==> run a <==
==> flow/design.v <==
module DCIM (
    input clk,
    input rst_n,
    input in_valid,
    input [127:0] in_data1,
    input [127:0] in_data2,
    input [127:0] in_data3,
    input [127:0] in_data4, 
    output reg out_valid,
    output reg [12:0] O1,
    output reg [12:0] O2,
    output reg [12:0] O3,
    output reg [12:0] O4
);
reg [127:0] in_data1_dff, in_data2_dff, in_data3_dff, in_data4_dff;
always @(posedge clk) begin
    in_data1_dff <= in_data1;
    in_data2_dff <= in_data2;
    in_data3_dff <= in_data3;
    in_data4_dff <= in_data4;
end
reg in_valid_dff, in_valid_d2, in_valid_d3, in_valid_d4, in_valid_d5, in_valid_d6, in_valid_d7, in_valid_d8;
reg [1:0] cnt;
always @(posedge clk or negedge rst_n) begin
    if (!rst_n) begin
        in_valid_dff <= 1'b0;
        in_valid_d2 <= 1'b0;
        in_valid_d3 <= 1'b0;
        in_valid_d4 <= 1'b0;
        in_valid_d5 <= 1'b0;
        in_valid_d6 <= 1'b0;
        in_valid_d7 <= 1'b0;
        in_valid_d8 <= 1'b0;
    end
    else begin
        in_valid_dff <= in_valid;
        in_valid_d2 <= in_valid_dff;
        in_valid_d3 <= in_valid_d2;
        in_valid_d4 <= in_valid_d3;
        in_valid_d5 <= in_valid_d4;
        in_valid_d6 <= in_valid_d5;
        in_valid_d7 <= in_valid_d6;
        in_valid_d8 <= in_valid_d7;
    end
end
reg [4:0] sum1_1 [0:15], sum2_1 [0:15], sum3_1 [0:15], sum4_1 [0:15];
reg [5:0] sum1_2 [0:7], sum2_2 [0:7], sum3_2 [0:7], sum4_2 [0:7];
reg [6:0] sum1_3 [0:3], sum2_3 [0:3], sum3_3 [0:3], sum4_3 [0:3];
reg [7:0] sum1_4 [0:1], sum2_4 [0:1], sum3_4 [0:1], sum4_4 [0:1];
reg [8:0] sum1_5, sum2_5, sum3_5, sum4_5;
generate
    genvar i_1;
    for (i_1 = 0; i_1 < 16; i_1 = i_1 + 1) begin
        always @(posedge clk) begin
            sum1_1[i_1] <= in_data1_dff[127-i_1*8:124-i_1*8] + in_data1_dff[123-i_1*8:120-i_1*8];
            sum2_1[i_1] <= in_data2_dff[127-i_1*8:124-i_1*8] + in_data2_dff[123-i_1*8:120-i_1*8];
            sum3_1[i_1] <= in_data3_dff[127-i_1*8:124-i_1*8] + in_data3_dff[123-i_1*8:120-i_1*8];
            sum4_1[i_1] <= in_data4_dff[127-i_1*8:124-i_1*8] + in_data4_dff[123-i_1*8:120-i_1*8];
        end
    end
endgenerate
generate
    genvar i_2;
    for (i_2 = 0; i_2 < 8; i_2 = i_2 + 1) begin
        always @(posedge clk) begin
            sum1_2[i_2] <= sum1_1[i_2*2] + sum1_1[i_2*2+1];
            sum2_2[i_2] <= sum2_1[i_2*2] + sum2_1[i_2*2+1];
            sum3_2[i_2] <= sum3_1[i_2*2] + sum3_1[i_2*2+1];
            sum4_2[i_2] <= sum4_1[i_2*2] + sum4_1[i_2*2+1];
        end
    end
endgenerate
generate
    genvar i_3;
    for (i_3 = 0; i_3 < 4; i_3 = i_3 + 1) begin
        always @(posedge clk) begin
            sum1_3[i_3] <= sum1_2[i_3*2] + sum1_2[i_3*2+1];
            sum2_3[i_3] <= sum2_2[i_3*2] + sum2_2[i_3*2+1];
            sum3_3[i_3] <= sum3_2[i_3*2] + sum3_2[i_3*2+1];
            sum4_3[i_3] <= sum4_2[i_3*2] + sum4_2[i_3*2+1];
        end
    end
endgenerate
generate
    genvar i_4;
    for (i_4 = 0; i_4 < 2; i_4 = i_4 + 1) begin
        always @(posedge clk) begin
            sum1_4[i_4] <= sum1_3[i_4*2] + sum1_3[i_4*2+1];
            sum2_4[i_4] <= sum2_3[i_4*2] + sum2_3[i_4*2+1];
            sum3_4[i_4] <= sum3_3[i_4*2] + sum3_3[i_4*2+1];
            sum4_4[i_4] <= sum4_3[i_4*2] + sum4_3[i_4*2+1];
        end
    end
endgenerate
always @(posedge clk) begin
    sum1_5 <= sum1_4[0] + sum1_4[1];
    sum2_5 <= sum2_4[0] + sum2_4[1];
    sum3_5 <= sum3_4[0] + sum3_4[1];
    sum4_5 <= sum4_4[0] + sum4_4[1];
end
always @(posedge clk or negedge rst_n) begin
    if (!rst_n) begin
        cnt <= 2'd0;
    end
    else begin
        if (in_valid_d6) begin
            cnt <= cnt + 1;
        end
    end
end
reg [12:0] sum1, sum2, sum3, sum4;
always @(posedge clk or negedge rst_n) begin
    if (!rst_n) begin
        sum1 <= 13'b0;
        sum2 <= 13'b0;
        sum3 <= 13'b0;
        sum4 <= 13'b0;
    end
    else begin
        if (in_valid_d6) begin
            if (~|cnt) begin
                sum1 <= sum1_5;
                sum2 <= sum2_5;
                sum3 <= sum3_5;
                sum4 <= sum4_5;
            end else begin
                sum1 <= {sum1[11:0], 1'b0} + sum1_5;
                sum2 <= {sum2[11:0], 1'b0} + sum2_5;
                sum3 <= {sum3[11:0], 1'b0} + sum3_5;
                sum4 <= {sum4[11:0], 1'b0} + sum4_5;
            end
        end
    end
end
always @(posedge clk or negedge rst_n) begin
    if (!rst_n) begin
        O1 <= 13'b0;
        O2 <= 13'b0;
        O3 <= 13'b0;
        O4 <= 13'b0;
    end
    else begin
        if (in_valid_d7 & ~|cnt) begin
            O1 <= sum1;
            O2 <= sum2;
            O3 <= sum3;
            O4 <= sum4;
        end 
        else begin
            O1 <= 13'b0;
            O2 <= 13'b0;
            O3 <= 13'b0;
            O4 <= 13'b0;
        end
    end
end
always @(posedge clk or negedge rst_n) begin
    if (!rst_n) begin
        out_valid <= 1'b0;
    end
    else begin
        if (in_valid_d7 & ~|cnt) begin
            out_valid <= 1'b1;
        end
        else begin
            out_valid <= 1'b0;
        end
    end
end
endmodule
==> flow/run.sh <==
#!/bin/bash
# the make line also repeats each setting of config.mk as NAME=value (left out here)
make -C /OpenROAD-flow-scripts/flow DESIGN_CONFIG=/design/flow/config.mk WORK_HOME=/design/flow/orfs CLKGATE_MAP_FILE= finish
==> flow/config.mk <==
export PLATFORM = sky130hd
export DESIGN_NAME = DCIM
export DESIGN_NICKNAME = DCIM
export VERILOG_FILES = /design/flow/design.v
export SDC_FILE = /design/flow/constraint.sdc
export NUM_CORES = 4
export LEC_CHECK = 0
export ABC_AREA = 0
export CAP_MARGIN = 15
export CORE_MARGIN = 9
export CORE_UTILIZATION = 40
export CTS_CLUSTER_SIZE = 93
export MAX_ROUTING_LAYER = met4
export MIN_ROUTING_LAYER = met2
export SETUP_SLACK_MARGIN = 0.06
export SLEW_MARGIN = 20
export TNS_END_PERCENT = 15
==> flow/constraint.sdc <==
create_clock -name core_clock -period 2.4 [get_ports {clk}]
set_input_delay 0.4800 -clock core_clock [delete_from_list [all_inputs] [get_ports {clk}]]
set_output_delay 0.4800 -clock core_clock [all_outputs]
set_load 0.01 [all_outputs]
==> run b (differences from run a) <==
ABC_AREA = not set   (was 0)
CAP_MARGIN = 20   (was 15)
CORE_MARGIN = 2   (was 9)
CORE_UTILIZATION = 72   (was 40)
CTS_CLUSTER_SIZE = not set   (was 93)
MAX_ROUTING_LAYER = not set   (was met4)
MIN_ROUTING_LAYER = not set   (was met2)
SETUP_SLACK_MARGIN = 0.23   (was 0.06)
TNS_END_PERCENT = not set   (was 15)
==> flow/constraint.sdc (replaced) <==
create_clock -name core_clock -period 1.13 [get_ports {clk}]
set_input_delay 0.2260 -clock core_clock [delete_from_list [all_inputs] [get_ports {clk}]]
set_output_delay 0.2260 -clock core_clock [all_outputs]
set_load 0.01 [all_outputs]
==> summary of the runs <==
Run a produced a clean layout. Run b never finished: it broke off in 4_1_cts.
Against run b, the die size of run a is larger by about 90%.
In synthesized area, run a and run b do not differ.
In synthesized cell count, run a and run b do not differ.

==> job 8628 <==
// DCIM: RTL as listed in full above, without the edits since
make LEC_CHECK=0 CAP_MARGIN=15 CORE_MARGIN=2 CORE_UTILIZATION=72 CTS_CLUSTER_DIAMETER=318 CTS_CLUSTER_SIZE=37 HOLD_SLACK_MARGIN=0.28 SETUP_SLACK_MARGIN=-0.15 SLEW_MARGIN=20 finish   # period 1.64 ns
run.sh (not shown) runs the stock make flow with config.mk's settings and CLKGATE_MAP_FILE=.
==> inputs of job 6562, as changes to job 8628 <==
==> flow/config.mk (replaced) <==
export PLATFORM = sky130hd
export DESIGN_NAME = DCIM
export DESIGN_NICKNAME = DCIM
export VERILOG_FILES = /design/flow/design.v
export SDC_FILE = /design/flow/constraint.sdc
export NUM_CORES = 4
export LEC_CHECK = 0
export ABC_AREA = 1
export CAP_MARGIN = 20
export CORE_MARGIN = 2
export CORE_UTILIZATION = 72
export CTS_CLUSTER_SIZE = 98
export PLACE_DENSITY = 0.38
export SLEW_MARGIN = 20
==> flow/constraint.sdc (replaced) <==
create_clock -name core_clock -period 1.21 [get_ports {clk}]
set_input_delay 0.2420 -clock core_clock [delete_from_list [all_inputs] [get_ports {clk}]]
set_output_delay 0.2420 -clock core_clock [all_outputs]
set_load 0.01 [all_outputs]
==> inputs of job 7060, as changes to job 8628 <==
==> flow/config.mk (replaced) <==
export PLATFORM = sky130hd
export DESIGN_NAME = DCIM
export DESIGN_NICKNAME = DCIM
export VERILOG_FILES = /design/flow/design.v
export SDC_FILE = /design/flow/constraint.sdc
export NUM_CORES = 4
export LEC_CHECK = 0
export ABC_AREA = 0
export CAP_MARGIN = 20
export CORE_MARGIN = 2
export CORE_UTILIZATION = 40
export CTS_CLUSTER_SIZE = 81
export HOLD_SLACK_MARGIN = 0.18
export MAX_ROUTING_LAYER = met5
export SLEW_MARGIN = 20
export TNS_END_PERCENT = 15
==> flow/constraint.sdc (replaced) <==
create_clock -name core_clock -period 2.4 [get_ports {clk}]
set_input_delay 0.4800 -clock core_clock [delete_from_list [all_inputs] [get_ports {clk}]]
set_output_delay 0.4800 -clock core_clock [all_outputs]
set_load 0.01 [all_outputs]
==> inputs of job 1874, as changes to job 8628 <==
--- a/flow/config.mk
+++ b/flow/config.mk
@@ -7,3 +7,3 @@
 export LEC_CHECK = 0
-export CAP_MARGIN = 15
+export CAP_MARGIN = 20
 export CORE_MARGIN = 2
@@ -11,5 +11,4 @@
 export CTS_CLUSTER_DIAMETER = 318
-export CTS_CLUSTER_SIZE = 37
-export HOLD_SLACK_MARGIN = 0.28
-export SETUP_SLACK_MARGIN = -0.15
+export CTS_CLUSTER_SIZE = 14
+export SETUP_SLACK_MARGIN = -0.13
 export SLEW_MARGIN = 20
==> flow/constraint.sdc (replaced) <==
create_clock -name core_clock -period 1.78 [get_ports {clk}]
set_input_delay 0.3560 -clock core_clock [delete_from_list [all_inputs] [get_ports {clk}]]
set_output_delay 0.3560 -clock core_clock [all_outputs]
set_load 0.01 [all_outputs]
==> notes <==
- Clock skew: job 1874 is lower than job 7060 (4.9 ps).
- Of job 1874 and job 7060, job 1874 has the higher first-iteration DRC count (gap 81%, measured against job 7060).
- Of job 7060 and job 1874, job 1874 has the higher sequential power (gap about 26%, measured against job 1874).
- In job 7060 the sequential share of layout area is lower than in job 1874, by 4.5 points.
- In job 6562 the die area is lower than in job 7060, by about 43%.
- In job 1874 the maximum frequency is higher than in job 7060, by 12%.
- Job 8628 did not get past global routing (5_1_grt), error ODB-0269. Job 7060 produced a clean layout. Job 1874 completed, yet does not pass: setup timing. Job 6562 failed in clock tree synthesis (4_1_cts) with DPL-0038.
- Of job 7060 and job 1874, job 7060 has the higher final cell count (gap 21%, measured against job 1874).
Power figures rest on the tool's default switching activity, not on a simulated workload.
